==> flow/design.v (excerpt) <==
module Classic_Pong_Top (
    input clk_i,
    input rst_i,
    input UART_RX_i,
    input sw1_i,
    input sw2_i,
    input sw3_i,
    input sw4_i,
    output VGA_Hsync_o,
    output VGA_Vsync_o,
    output VGA_Red_0_o,
    output VGA_Red_1_o,
    output VGA_Red_2_o,
    output VGA_Grn_0_o,
    output VGA_Grn_1_o,
    output VGA_Grn_2_o,
    output VGA_Blu_0_o,
    output VGA_Blu_1_o,
    output VGA_Blu_2_o
);
==> flow/config.mk <==
export PLATFORM = sky130hd
export DESIGN_NAME = Classic_Pong_Top
export DESIGN_NICKNAME = Classic_Pong_Top
export VERILOG_FILES = /design/flow/design.v
export SDC_FILE = /design/flow/constraint.sdc
export NUM_CORES = 4
export LEC_CHECK = 0
export ABC_AREA = 1
export CAP_MARGIN = 40
export CELL_PAD_IN_SITES_GLOBAL_PLACEMENT = 0
export CORE_MARGIN = 2
export CORE_UTILIZATION = 72
export CTS_CLUSTER_DIAMETER = 380
export CTS_CLUSTER_SIZE = 15
export GPL_ROUTABILITY_DRIVEN = 0
export HOLD_SLACK_MARGIN = 0.3
export MIN_ROUTING_LAYER = met1
export PLACE_DENSITY_LB_ADDON = 0.02
export SETUP_SLACK_MARGIN = -0.14
export SLEW_MARGIN = 20
export TNS_END_PERCENT = 70
==> flow/constraint.sdc <==
create_clock -name core_clock -period 5.44 [get_ports {clk_i}]
set_input_delay 1.0880 -clock core_clock [delete_from_list [all_inputs] [get_ports {clk_i}]]
set_output_delay 1.0880 -clock core_clock [all_outputs]
set_load 0.01 [all_outputs]
run.sh (not shown) runs the stock make flow with config.mk's settings and CLKGATE_MAP_FILE=.
Edit:
Settings changed: CAP_MARGIN 40 to 20, CELL_PAD_IN_SITES_GLOBAL_PLACEMENT 0 to default, CORE_ASPECT_RATIO from default to 0.83, CTS_CLUSTER_DIAMETER 380 to default, HOLD_SLACK_MARGIN 0.3 to 0.29, MIN_ROUTING_LAYER met1 to default, SETUP_SLACK_MARGIN -0.14 to 1.58, TNS_END_PERCENT 70 to default.
Clock period 5.44 ns to 5.31 ns, I/O delays scaled along.
Outcome: Final cell count rises slightly; clock skew came out higher by 0.0041 ns; global-route usage rose by 1.5 points; sequential power came out higher by a few percent; first-iteration DRC count went up by a little under a tenth; combinational power went up by a few percent; total power came out higher by roughly a tenth; flip-flop count stays the same; clock power came out higher by a quarter to a third.
Edit:
Settings changed: CORE_ASPECT_RATIO 0.83 to default, SETUP_SLACK_MARGIN 1.58 to -0.14.
What happened: Clock-buffer cell count drops by 1; wire length drops by a few percent; synthesized area does not change; clock skew drops by 0.0053 ns; worst setup slack gets better by 0.15 ns; register-to-register slack gets better by 0.15 ns.
Edit:
Settings changed: CTS_CLUSTER_DIAMETER from default to 379, CTS_CLUSTER_SIZE 15 to 16, GPL_ROUTABILITY_DRIVEN 0 to default, HOLD_SLACK_MARGIN 0.29 to default, PLACE_DENSITY_LB_ADDON 0.02 to 0.01.
The new run completed with no timing, DRC or antenna violations. Global-route usage drops by 0.86 points. Hold slack loses 0.0079 ns. Cell count decreases by 1.2%. Routed wire length falls by 2.0%. Non-clock buffer count does not change. Power fell by about 17%. Cell area is lower by 2.8%. Clock skew rose by 0.0079 ns. Fmax is about the same. Sequential power stays flat. Area after synthesis stays the same.
Edit:
Settings changed: CTS_CLUSTER_DIAMETER 379 to default, CTS_CLUSTER_SIZE 16 to 15, GPL_ROUTABILITY_DRIVEN from default to 0, PLACE_DENSITY_LB_ADDON 0.01 to 0.03.
What happened: Power came out higher by 18%. Utilization came out higher by 2.0 points. Sequential power stays flat. Routed wire length came out higher by 3.1%. Worst setup slack is worse by 0.088 ns.

## job 7110
Classic_Pong_Top again, from the RTL that the note above started with.
clock: 5.31 ns
lec_check: 0
abc_area: 1
cap_margin: 35
core_margin: 2
core_utilization: 72
cts_cluster_diameter: 368
cts_cluster_size: 15
gpl_routability_driven: 0
place_density_lb_addon: 0.02
setup_slack_margin: -0.14
slew_margin: 20
Setup changes, job 7110 to job 4082
- a deleted SETUP_SLACK_MARGIN that had been -0.14
- a deleted CTS_CLUSTER_DIAMETER that had been 368
- a deleted GPL_ROUTABILITY_DRIVEN that had been 0
- a deleted CTS_CLUSTER_SIZE that had been 15
- a change of CAP_MARGIN from 35 to 20
- a change of PLACE_DENSITY_LB_ADDON from 0.02 to 0.08
--- outcome ---
- On worst-case register-to-register setup slack, job 7110 and job 4082 are neck and neck.
- Re number of enable-type register cells in the synthesized netlist: no difference whatsoever between job 4082 and job 7110.
- Job 4082 consumes more power than job 7110 does.
- In the reports for job 7110 and job 4082, the larger switching part of the total belongs to job 7110.
- Diff job 7110 and job 4082: relative contribution of combinational cells to total power lower in job 4082
- In the metrics for job 7110 and job 4082, the one carrying the higher worst setup slack is job 7110.
- Looking at placement-stage worst setup slack across job 7110 and job 4082, the one that comes out higher is job 4082.
- Job 4082: final critical delay including setup and external delays higher than job 7110
[inputs] job 8473 vs job 4082
- SETUP_SLACK_MARGIN newly set to 1.49
- GPL_TIMING_DRIVEN newly set to 0
- HOLD_SLACK_MARGIN newly set to 0.29
- CTS_CLUSTER_SIZE newly set to 14
- CTS_CLUSTER_DIAMETER newly set to 371
Measured against each other, job 4082 and job 8473 differ in worst endpoint required time, the lower figure coming from job 4082. Job 8473 -> job 4082: post-CTS repair timing setup buffer count delta 0, exact match. Compared with job 4082, in job 8473 core utilization moved down; smallest setup slack after layout increased 3.8 ps.
Input-level comparison between job 5293 and job 8473:
- swapping 14 for 15 in CTS_CLUSTER_SIZE
- swapping 1.49 for 1.58 in SETUP_SLACK_MARGIN
- clearing CTS_CLUSTER_DIAMETER, which used to be 371
- clearing GPL_TIMING_DRIVEN, which used to be 0
- putting GPL_ROUTABILITY_DRIVEN at 0 where nothing was set
- swapping 0.08 for 0.02 in PLACE_DENSITY_LB_ADDON
- clearing HOLD_SLACK_MARGIN, which used to be 0.29
[summary]
Compared with job 8473, job 5293 shows a lower total wirelength of the detailed-routed design. Compared with job 8473, job 5293 degrades first-iteration DRC count. Comparing job 5293 with job 8473, the number of cell rows came out essentially unchanged. Signed area change from the synthesized netlist to the final layout ends up higher on job 5293. First-pass GRT wire length ends up higher on job 8473. Job 5293 ends up with lower time the final worst path needs with I/O delays and setup than job 8473 does. Status: worst hold slack parity (job 5293, job 8473). Compared with job 8473, job 5293 shows a cell area that is about 1% higher. Going from job 8473 to job 5293, utilization after layout rose 0.83 points, maximum ir drop on the vdd rail lost about 15%.

Starting RTL as in the previous note.
Settings: LEC_CHECK=0, ABC_AREA=0, CAP_MARGIN=15, CORE_MARGIN=9, CORE_UTILIZATION=71, CTS_CLUSTER_DIAMETER=307, HOLD_SLACK_MARGIN=0.28, PLACE_DENSITY_LB_ADDON=0.27, SLEW_MARGIN=35, TNS_END_PERCENT=95; clock period 13.1 ns.
Then changed:
ABC_AREA = unset   (was 0)
CAP_MARGIN = 20   (was 15)
CORE_MARGIN = 2   (was 9)
CORE_UTILIZATION = 40   (was 71)
CTS_CLUSTER_DIAMETER = unset   (was 307)
HOLD_SLACK_MARGIN = unset   (was 0.28)
PLACE_DENSITY = 0.6   (was unset)
PLACE_DENSITY_LB_ADDON = unset   (was 0.27)
SLEW_MARGIN = 20   (was 35)
TNS_END_PERCENT = unset   (was 95)
clock period = 40.0 ns   (was 13.1 ns; I/O delays follow)
Outcome: Area after synthesis is unchanged; clock-buffer cell count goes up by 5; sequential cell count is unchanged; sequential power drops by well over a third; cell count rises by roughly a tenth; register-to-register slack improved by 27 ns; first-iteration DRC count goes down by a quarter to a third; global-route usage is lower by 7.3 points.
Then changed:
clock period = 9.56 ns   (was 40.0 ns; I/O delays follow)
Effect:
- die area is unchanged
- non-clock buffer count went up by 1
- wire length is about the same
- setup slack got worse by 25 ns
- count of clock-buffer cells in the layout went down by 4
- design area hardly moves
- area after synthesis is unchanged
- via count stays flat
- clock power went up to 4.1 times its value
- sequential share of layout area is about the same
Then changed:
CAP_MARGIN = 40   (was 20)
CTS_CLUSTER_SIZE = 77   (was unset)
PLACE_DENSITY = unset   (was 0.6)
clock period = 40.0 ns   (was 9.56 ns; I/O delays follow)
What happened: Sequential share of layout area barely changes; power is lower by well over a third; global-route usage is lower by 0.18 points; wire length hardly moves; die size is unchanged; clock-buffer cell count is lower by 3; cell count stays flat; sequential power is lower by well over a third; design area hardly moves; via count is about the same.
Then changed:
CAP_MARGIN = 20   (was 40)
CORE_UTILIZATION = 64   (was 40)
CTS_CLUSTER_SIZE = unset   (was 77)
PLACE_DENSITY = 0.6   (was unset)
clock period = 9.56 ns   (was 40.0 ns; I/O delays follow)
What happened: The changed run went through all stages and came out clean; hold slack stays flat; core utilization went up by 27 points; synthesized area is unchanged; first-iteration DRC count came out higher by 15%; final area goes down by 0.92%.

try-nickel:
Classic_Pong_Top again, from the RTL that the note above started with.
==> flow/design.v (excerpt) <==
module Classic_Pong_Top (
    input clk_i,
    input rst_i,
    input UART_RX_i,
    input sw1_i,
    input sw2_i,
    input sw3_i,
    input sw4_i,
    output VGA_Hsync_o,
    output VGA_Vsync_o,
    output VGA_Red_0_o,
    output VGA_Red_1_o,
    output VGA_Red_2_o,
    output VGA_Grn_0_o,
    output VGA_Grn_1_o,
    output VGA_Grn_2_o,
    output VGA_Blu_0_o,
    output VGA_Blu_1_o,
    output VGA_Blu_2_o
);
    parameter CLKS_PER_BIT = 217;
    parameter VIDEO_WIDTH = 3;  
    parameter TOTAL_COLS = 800;
    parameter TOTAL_ROWS = 525;
    parameter ACTIVE_COLS = 640;
    parameter ACTIVE_ROWS = 480;
    wire [VIDEO_WIDTH-1:0] Red_Video_Pong_w, Red_Video_Porch_w;
    wire [VIDEO_WIDTH-1:0] Grn_Video_Pong_w, Grn_Video_Porch_w;
    wire [VIDEO_WIDTH-1:0] Blu_Video_Pong_w, Blu_Video_Porch_w;
    wire rx_dv_w;
    UART_RX #(.CLKS_PER_BIT(CLKS_PER_BIT)) UART_RX_Inst
    (
        .clk_i(clk_i),
        .rst_i(rst_i),
        .rx_serial_i(UART_RX_i),
        .rx_dv_o(rx_dv_w),
        .rx_byte_o()
    );
    wire Hsync_w, Vsync_w;
    VGA_Sync_Pulse #( 
        .TOTAL_COLS(TOTAL_COLS),
        .TOTAL_ROWS(TOTAL_ROWS),
        .ACTIVE_COLS(ACTIVE_COLS),
        .ACTIVE_ROWS(ACTIVE_ROWS) 
    ) VGA_Sync_Inst (
        .clk_i(clk_i),
        .rst_i(rst_i),
        .Hsync_o(Hsync_w),
        .Vsync_o(Vsync_w),
        .col_count_o(),
        .row_count_o()
    );
    wire sw1_w, sw2_w, sw3_w, sw4_w;
  ...
==> flow/config.mk <==
export PLATFORM = sky130hd
export DESIGN_NAME = Classic_Pong_Top
export DESIGN_NICKNAME = Classic_Pong_Top
export VERILOG_FILES = /design/flow/design.v
export SDC_FILE = /design/flow/constraint.sdc
export NUM_CORES = 4
export LEC_CHECK = 0
export CAP_MARGIN = 20
export CELL_PAD_IN_SITES_GLOBAL_PLACEMENT = 2
export CORE_ASPECT_RATIO = 0.61
export CORE_MARGIN = 2
export CORE_UTILIZATION = 20
export CTS_CLUSTER_DIAMETER = 147
export CTS_CLUSTER_SIZE = 19
export GPL_ROUTABILITY_DRIVEN = 0
export MAX_ROUTING_LAYER = met4
export PLACE_DENSITY = 0.6
export SETUP_SLACK_MARGIN = 0.87
export SLEW_MARGIN = 20
==> flow/constraint.sdc <==
create_clock -name core_clock -period 9.01 [get_ports {clk_i}]
set_input_delay 1.8020 -clock core_clock [delete_from_list [all_inputs] [get_ports {clk_i}]]
set_output_delay 1.8020 -clock core_clock [all_outputs]
set_load 0.01 [all_outputs]
try-nickel ran to completion and came out clean on the timing, design-rule and antenna checks.
The following lists how try-ember was set up differently from try-nickel:
==> flow/config.mk <==
export PLATFORM = sky130hd
export DESIGN_NAME = Classic_Pong_Top
export DESIGN_NICKNAME = Classic_Pong_Top
export VERILOG_FILES = /design/flow/design.v
export SDC_FILE = /design/flow/constraint.sdc
export NUM_CORES = 4
export LEC_CHECK = 0
export CAP_MARGIN = 20
export CORE_MARGIN = 2
export CORE_UTILIZATION = 64
export SLEW_MARGIN = 20
==> flow/constraint.sdc <==
create_clock -name core_clock -period 19.4 [get_ports {clk_i}]
set_input_delay 3.8800 -clock core_clock [delete_from_list [all_inputs] [get_ports {clk_i}]]
set_output_delay 3.8800 -clock core_clock [all_outputs]
set_load 0.01 [all_outputs]
==> comparison <==
Taking try-nickel as the reference, in try-ember area taken by multi-input logic gates stayed essentially flat, met2 demand-to-capacity share in global routing rose by 29 points.
Capturing element of the worst setup path: Pong_Top_Inst.Ball_Inst.Ball_Y_o[5]$_SDFFE_PP0N_ -> try-nickel, Pong_Top_Inst.P2_Inst.Paddle_Count_r[21]$_SDFFE_PP0P_ -> try-ember
Post-detailed-placement cell area (higher): try-nickel
Input-level comparison between try-onyx and try-ember:
-- flow/config.mk --
<<< try-ember, line 10
export CORE_UTILIZATION = 64
>>> try-onyx, line 10
export CORE_UTILIZATION = 19
export PLACE_DENSITY = 0.6
==> flow/constraint.sdc <==
create_clock -name core_clock -period 45.5 [get_ports {clk_i}]
set_input_delay 9.1000 -clock core_clock [delete_from_list [all_inputs] [get_ports {clk_i}]]
set_output_delay 9.1000 -clock core_clock [all_outputs]
set_load 0.01 [all_outputs]
## What came out
Sort try-ember and try-onyx by maximum number of pins on one net before global-route repair, descending, and try-onyx comes first.
Diff try-onyx..try-ember | number of antenna violations at the first check in global routing | unchanged
Any difference in yosys stat cell total between try-onyx and try-ember is small enough to ignore.
Between try-ember and try-onyx, the logic gate share of total power does not differ in any meaningful way.
Total met3 wirelength after detailed routing (try-onyx / try-ember): 1.6
Looking at via count of the first global-routing pass, try-onyx sits below try-ember.
Looking at switching share of power across try-ember and try-onyx, the one that comes out lower is try-ember.
Die: try-onyx bigger than try-ember
try-onyx vs try-ember: count of cell instances traversed by the critical path down
Cmp try-ember and try-onyx / worst setup slack / higher: try-onyx
try-onyx vs try-ember — power density over cell area dropped 57%.

Starting RTL as in the previous note.
==> flow/config.mk <==
export PLATFORM = sky130hd
export DESIGN_NAME = Classic_Pong_Top
export DESIGN_NICKNAME = Classic_Pong_Top
export VERILOG_FILES = /design/flow/design.v
export SDC_FILE = /design/flow/constraint.sdc
export NUM_CORES = 4
export LEC_CHECK = 0
export ABC_AREA = 1
export CAP_MARGIN = 20
export CORE_MARGIN = 2
export CORE_UTILIZATION = 72
export CTS_CLUSTER_DIAMETER = 371
export CTS_CLUSTER_SIZE = 14
export PLACE_DENSITY_LB_ADDON = 0.08
export SETUP_SLACK_MARGIN = 1.49
export SLEW_MARGIN = 20
==> flow/constraint.sdc <==
create_clock -name core_clock -period 5.31 [get_ports {clk_i}]
set_input_delay 1.0620 -clock core_clock [delete_from_list [all_inputs] [get_ports {clk_i}]]
set_output_delay 1.0620 -clock core_clock [all_outputs]
set_load 0.01 [all_outputs]
Then changed:
CTS_CLUSTER_DIAMETER = not set   (was 371)
CTS_CLUSTER_SIZE = 72   (was 14)
PLACE_DENSITY = 0.38   (was not set)
PLACE_DENSITY_LB_ADDON = not set   (was 0.08)
SETUP_SLACK_MARGIN = -0.14   (was 1.49)
Die size stays the same.
Wire length increases by 3.9%.
Final cell count went up by 1.0%.
Synthesized cell count is unchanged.
Worst hold slack barely changes.
Then changed:
CTS_CLUSTER_SIZE = 71   (was 72)
PLACE_DENSITY = not set   (was 0.38)
PLACE_DENSITY_LB_ADDON = 0.01   (was not set)
The changed run finished clean.
Total power goes down by 3.5%.
Non-clock buffer count drops by 1.
Clock skew shrinks by 0.0032 ns.
Wire length is lower by 2.7%.
Setup slack improved by 0.15 ns.
Final area goes down by 0.52%.
Count of clock-buffer cells in the layout rises by 3.
Then changed:
CAP_MARGIN = 40   (was 20)
CTS_CLUSTER_DIAMETER = 379   (was not set)
CTS_CLUSTER_SIZE = 16   (was 71)
GPL_ROUTABILITY_DRIVEN = 0   (was not set)
Outcome: Final cell count drops by 1.0%. Utilization drops by 1.7 points. Count of clock-buffer cells in the layout drops by 28. Power drops by 14%. Global-route usage drops by 1.5 points. Area after synthesis is unchanged.
Then changed:
CAP_MARGIN = 20   (was 40)
CTS_CLUSTER_DIAMETER = not set   (was 379)
CTS_CLUSTER_SIZE = 15   (was 16)
PLACE_DENSITY_LB_ADDON = 0.08   (was 0.01)
SETUP_SLACK_MARGIN = not set   (was -0.14)
The new run produced a clean layout.
Sequential power is about the same.
Cell count increases by about 1.4%.
Wire length increases by 8.4%.
Via count increases by 3.1%.
First-iteration DRC count stays the same.
Design area increases by about 3.6%.
Worst setup slack is worse by 0.30 ns.
Register-to-register slack is worse by 0.30 ns.
Clock-buffer cell count increases by 23.
Power increases by about 26%.
Synthesized cell count stays the same.
Then changed:
PLACE_DENSITY_LB_ADDON = 0.01   (was 0.08)
SETUP_SLACK_MARGIN = -0.14   (was not set)
What happened:
- clock power shrinks by roughly a tenth
- core utilization shrinks by 0.65 points
- total power shrinks by a few percent
- combinational power is about the same
- clock skew is about the same
- first-iteration DRC count grows by a few percent
- global-route usage shrinks by 0.91 points
No activity file was given, so power comes from the tool's default toggle rates.
